// sorting_system
module sorting_system(
    input wire clk,              
    input wire rst_n,            
    input wire btn_manual_1,     
    input wire btn_manual_2,     
    input wire sensor_out,
    output wire s0, s1,
    output wire s2, s3,
    output wire led_r, led_g, led_b,
    input wire ir_sensor,        
    output wire servo_pwm_1,     
    output wire servo_pwm_2,     
    output wire led_ir_status    
);
make LEC_CHECK=0 ABC_AREA=1 CAP_MARGIN=40 CELL_PAD_IN_SITES_GLOBAL_PLACEMENT=2 CORE_ASPECT_RATIO=1.27 CORE_MARGIN=2 CORE_UTILIZATION=40 CTS_CLUSTER_SIZE=54 HOLD_SLACK_MARGIN=0.1 MIN_ROUTING_LAYER=met2 PLACE_DENSITY=0.75 SLEW_MARGIN=20 finish   # period 8.0 ns
run.sh (not shown) runs the stock make flow with config.mk's settings and CLKGATE_MAP_FILE=.
The first run went through all stages and came out clean.
Rerun with:
ABC_AREA = not set   (was 1)
CAP_MARGIN = 20   (was 40)
CELL_PAD_IN_SITES_GLOBAL_PLACEMENT = not set   (was 2)
CORE_ASPECT_RATIO = not set   (was 1.27)
CTS_CLUSTER_SIZE = not set   (was 54)
HOLD_SLACK_MARGIN = not set   (was 0.1)
MIN_ROUTING_LAYER = not set   (was met2)
PLACE_DENSITY = not set   (was 0.75)
clock period = 3.22 ns   (was 8.0 ns; I/O delays follow)
The changed run completed, yet does not pass: setup timing. Sequential power increases by 140%. Area after synthesis drops by 2.7%. Final area goes up by 6.6%. Maximum frequency came out lower by 15%. Synthesized cell count goes down by 14%. Worst setup slack gets worse by 5.4 ns. Combinational power came out lower by 21%. Sequential share of layout area goes down by 1.9 points. Worst hold slack degrades by 0.037 ns. Final cell count fell by 4.7%. Sequential cell count does not change.
Rerun with:
ABC_AREA = 1   (was not set)
CORE_UTILIZATION = 72   (was 40)
CTS_CLUSTER_SIZE = 97   (was not set)
TNS_END_PERCENT = 5   (was not set)
clock period = 2.46 ns   (was 3.22 ns; I/O delays follow)
Effect:
- The new run finished but fails on setup timing
- clock-buffer cell count is lower by 4
- final area is lower by 0.91%
- total power is higher by 33%
- maximum frequency is higher by 33%
- worst setup slack gains 0.30 ns
- global-route usage is higher by 18 points
- via count is higher by 15%
- routed wire length is higher by 10%
- clock skew is lower by 0.019 ns
- clock power is higher by 8.6%
Rerun with:
ABC_AREA = not set   (was 1)
CORE_UTILIZATION = 53   (was 72)
CTS_CLUSTER_SIZE = not set   (was 97)
TNS_END_PERCENT = not set   (was 5)
clock period = 4.43 ns   (was 2.46 ns; I/O delays follow)
The changed run ran to the end with no violations.
Routed wire length falls by 15%.
Via count falls by 18%.
Setup slack improves by 0.85 ns.
Final area falls by 8.6%.
Non-clock buffer count falls by 188.
Rerun with:
CORE_UTILIZATION = 72   (was 53)
clock period = 4.06 ns   (was 4.43 ns; I/O delays follow)
Outcome: With this change the flow reached the layout checks and failed them: setup timing. Global-route usage increases by 9.7 points. Sequential cell count is unchanged. Maximum frequency increases by a few percent.

========
sorting_system again, from the RTL that the note above started with.
Design sorting_system, start of the top module:
module sorting_system(
    input wire clk,              
    input wire rst_n,            
    input wire btn_manual_1,     
    input wire btn_manual_2,     
    input wire sensor_out,
    output wire s0, s1,
    output wire s2, s3,
    output wire led_r, led_g, led_b,
    input wire ir_sensor,        
    output wire servo_pwm_1,     
    output wire servo_pwm_2,     
    output wire led_ir_status    
);
clock: 2.59 ns
lec_check: 0
abc_area: 1
cap_margin: 20
cell_pad_in_sites_global_placement: 0
core_aspect_ratio: 0.97
core_margin: 2
core_utilization: 72
cts_cluster_size: 90
hold_slack_margin: 0.28
max_routing_layer: met5
slew_margin: 20
tns_end_percent: 75
The starting point completed, yet does not pass: setup timing.
Rerun with:
--- a/flow/config.mk
+++ b/flow/config.mk
@@ -12,6 +12,4 @@
 export CORE_MARGIN = 2
 export CORE_UTILIZATION = 72
-export CTS_CLUSTER_SIZE = 90
-export HOLD_SLACK_MARGIN = 0.28
 export MAX_ROUTING_LAYER = met5
 export SLEW_MARGIN = 20
==> flow/constraint.sdc (replaced) <==
create_clock -name core_clock -period 2.94 [get_ports {clk}]
set_input_delay 0.5880 -clock core_clock [delete_from_list [all_inputs] [get_ports {clk}]]
set_output_delay 0.5880 -clock core_clock [all_outputs]
set_load 0.01 [all_outputs]
=> The changed run ran to the end with violations: setup timing. Synthesized cell count stays the same. Final area came out lower by about 1.6%. Clock skew came out higher by 0.0040 ns. Wire length came out lower by 4.7%.
Rerun with:
==> flow/config.mk (replaced) <==
export PLATFORM = sky130hd
export DESIGN_NAME = sorting_system
export DESIGN_NICKNAME = sorting_system
export VERILOG_FILES = /design/flow/design.v
export SDC_FILE = /design/flow/constraint.sdc
export NUM_CORES = 4
export LEC_CHECK = 0
export CAP_MARGIN = 20
export CORE_MARGIN = 2
export CORE_UTILIZATION = 40
export SLEW_MARGIN = 20
==> flow/constraint.sdc (replaced) <==
create_clock -name core_clock -period 8.0 [get_ports {clk}]
set_input_delay 1.6000 -clock core_clock [delete_from_list [all_inputs] [get_ports {clk}]]
set_output_delay 1.6000 -clock core_clock [all_outputs]
set_load 0.01 [all_outputs]
This time the run completed with no timing, DRC or antenna violations.
Clock power fell by 61%.
Wire length fell by 13%.
Sequential power fell by 64%.
Via count fell by 16%.
Rerun with:
--- a/flow/config.mk
+++ b/flow/config.mk
@@ -6,6 +6,11 @@
 export NUM_CORES = 4
 export LEC_CHECK = 0
-export CAP_MARGIN = 20
+export CAP_MARGIN = 5
+export CELL_PAD_IN_SITES_GLOBAL_PLACEMENT = 2
+export CORE_ASPECT_RATIO = 1.27
 export CORE_MARGIN = 2
 export CORE_UTILIZATION = 40
+export CTS_CLUSTER_SIZE = 54
+export HOLD_SLACK_MARGIN = 0.1
+export MIN_ROUTING_LAYER = met2
 export SLEW_MARGIN = 20
This time the run ran to the end with violations: DRC.
Routed wire length is higher by 15%.
Synthesized area does not change.
Non-clock buffer count goes up by 4.
Cell count hardly moves.

========
## job 3532
Starting RTL as in the previous note.
==> flow/config.mk <==
export PLATFORM = sky130hd
export DESIGN_NAME = sorting_system
export DESIGN_NICKNAME = sorting_system
export VERILOG_FILES = /design/flow/design.v
export SDC_FILE = /design/flow/constraint.sdc
export NUM_CORES = 4
export LEC_CHECK = 0
export CAP_MARGIN = 20
export CORE_MARGIN = 2
export CORE_UTILIZATION = 71
export SLEW_MARGIN = 20
==> flow/constraint.sdc <==
create_clock -name core_clock -period 4.33 [get_ports {clk}]
set_input_delay 0.8660 -clock core_clock [delete_from_list [all_inputs] [get_ports {clk}]]
set_output_delay 0.8660 -clock core_clock [all_outputs]
set_load 0.01 [all_outputs]
Job 3532: no failed stages, no open violations at the end
For job 4753, these inputs were changed with respect to job 3532:
- CORE_UTILIZATION now 72, was 71
- CTS_CLUSTER_DIAMETER now 313, previously not set
- ABC_AREA now 1, previously not set
- HOLD_SLACK_MARGIN now 0.29, previously not set
- the clock period (ns, I/O delays scaled along) now 2.79, was 4.33
Results
Relative to job 3532, tightest hold margin decreased by 0.032 ns in job 4753. Going from job 3532 to job 4753, the switching fraction of total power was found to have gone up by 2.6 points. Per the comparison of job 4753 with job 3532, final estimated routing congestion in global placement now sits higher; design area now sits higher. From job 3532 to job 4753 the numbers moved as follows: global routing met2 resource utilization rose by 8.3 points; time the final worst path needs with I/O delays and setup fell by 1.09 ns; routed wire length rose by 19%. Job 4753 had finished all stages when the layout checks came back failing, citing negative setup slack. For job 4753, the main power-consuming group was sequential cells, unlike job 3532, where it was clock.
## Diff of input files: job 154 against job 4753
- removing HOLD_SLACK_MARGIN (formerly 0.29)
- changing CTS_CLUSTER_DIAMETER from 313 to 249
- setting PLACE_DENSITY to 0.4 for the first time
- changing the clock period (ns, I/O delays scaled along) from 2.79 to 5.26
==> comparison <==
- Ran to the end and failed final checks on negative setup slack: job 4753.
- Job 154: PASS, flow complete, no timing, DRC or antenna violations
- Sequential share of layout area (higher): job 154
- Comparing job 154 and job 4753, the higher clock share of power is on job 154.
- Job 154 ends up with a via count that is 1472 lower than in job 4753.
- The hold slack of job 154 was superior to that of job 4753.
- Maximum clock frequency shrinks by more than 10% when moving from job 4753 to job 154.
--- input diff job 154..job 1999 ---
- a deleted PLACE_DENSITY that had been 0.4
- a change of CORE_UTILIZATION from 72 to 70
- a deleted CTS_CLUSTER_DIAMETER that had been 249
- a deleted ABC_AREA that had been 1
- a change of the clock period (ns, I/O delays scaled along) from 5.26 to 3.73
--- outcome ---
[compare] base=job 154 new=job 1999: number of diodes held steady; chip area estimate from yosys synthesis shrank by 2.7%; filler cell count shrank by 109; layout overhead on the synthesized area grew by 6.3 points. Compared to job 154, job 1999 leaves less free space in the core. Summary of job 154 and job 1999: one run falls short of a clean finish, namely job 1999. Job 154 has a lower met3 routed wirelength than job 1999. The run showing the smaller post-CTS setup repair buffer count is job 154. Of the two values seen for slowest cell on the critical path, sky130_fd_sc_hd__or4_4 was produced by job 1999 and sky130_fd_sc_hd__fa_1 by job 154.
What job 2768 does differently from job 1999 at the input level:
- setting CTS_CLUSTER_SIZE to 54 for the first time
- setting CELL_PAD_IN_SITES_GLOBAL_PLACEMENT to 2 for the first time
- changing CORE_UTILIZATION from 70 to 40
- changing the clock period (ns, I/O delays scaled along) from 3.73 to 8.0
[summary]
Comparing job 2768 and job 1999, the lower number of core rows was measured on job 1999. Job 2768 ends up with a power density relative to cell area that is 170 mW/mm2 lower than in job 1999. Clock network contribution to total cell area for job 2768 is higher than for job 1999. Job 2768 has remaining max-slew budget at the tightest pin above what job 1999 had. Comparing job 2768 and job 1999, the higher area added between synthesis and finish is on job 1999. Measured against each other, job 2768 and job 1999 differ in total via count after detailed routing, the lower figure coming from job 2768. Job 2768 has completed all stages; timing, DRC and antenna checks passed. Overall chip area delta (job 2768 − job 1999): unfavourable. Higher total power of the final layout among job 2768 and job 1999: job 1999. Summary of the comparison: sequential share of layout area is higher in job 2768, relative to job 1999.
Power figures rest on the tool's default switching activity, not on a simulated workload.
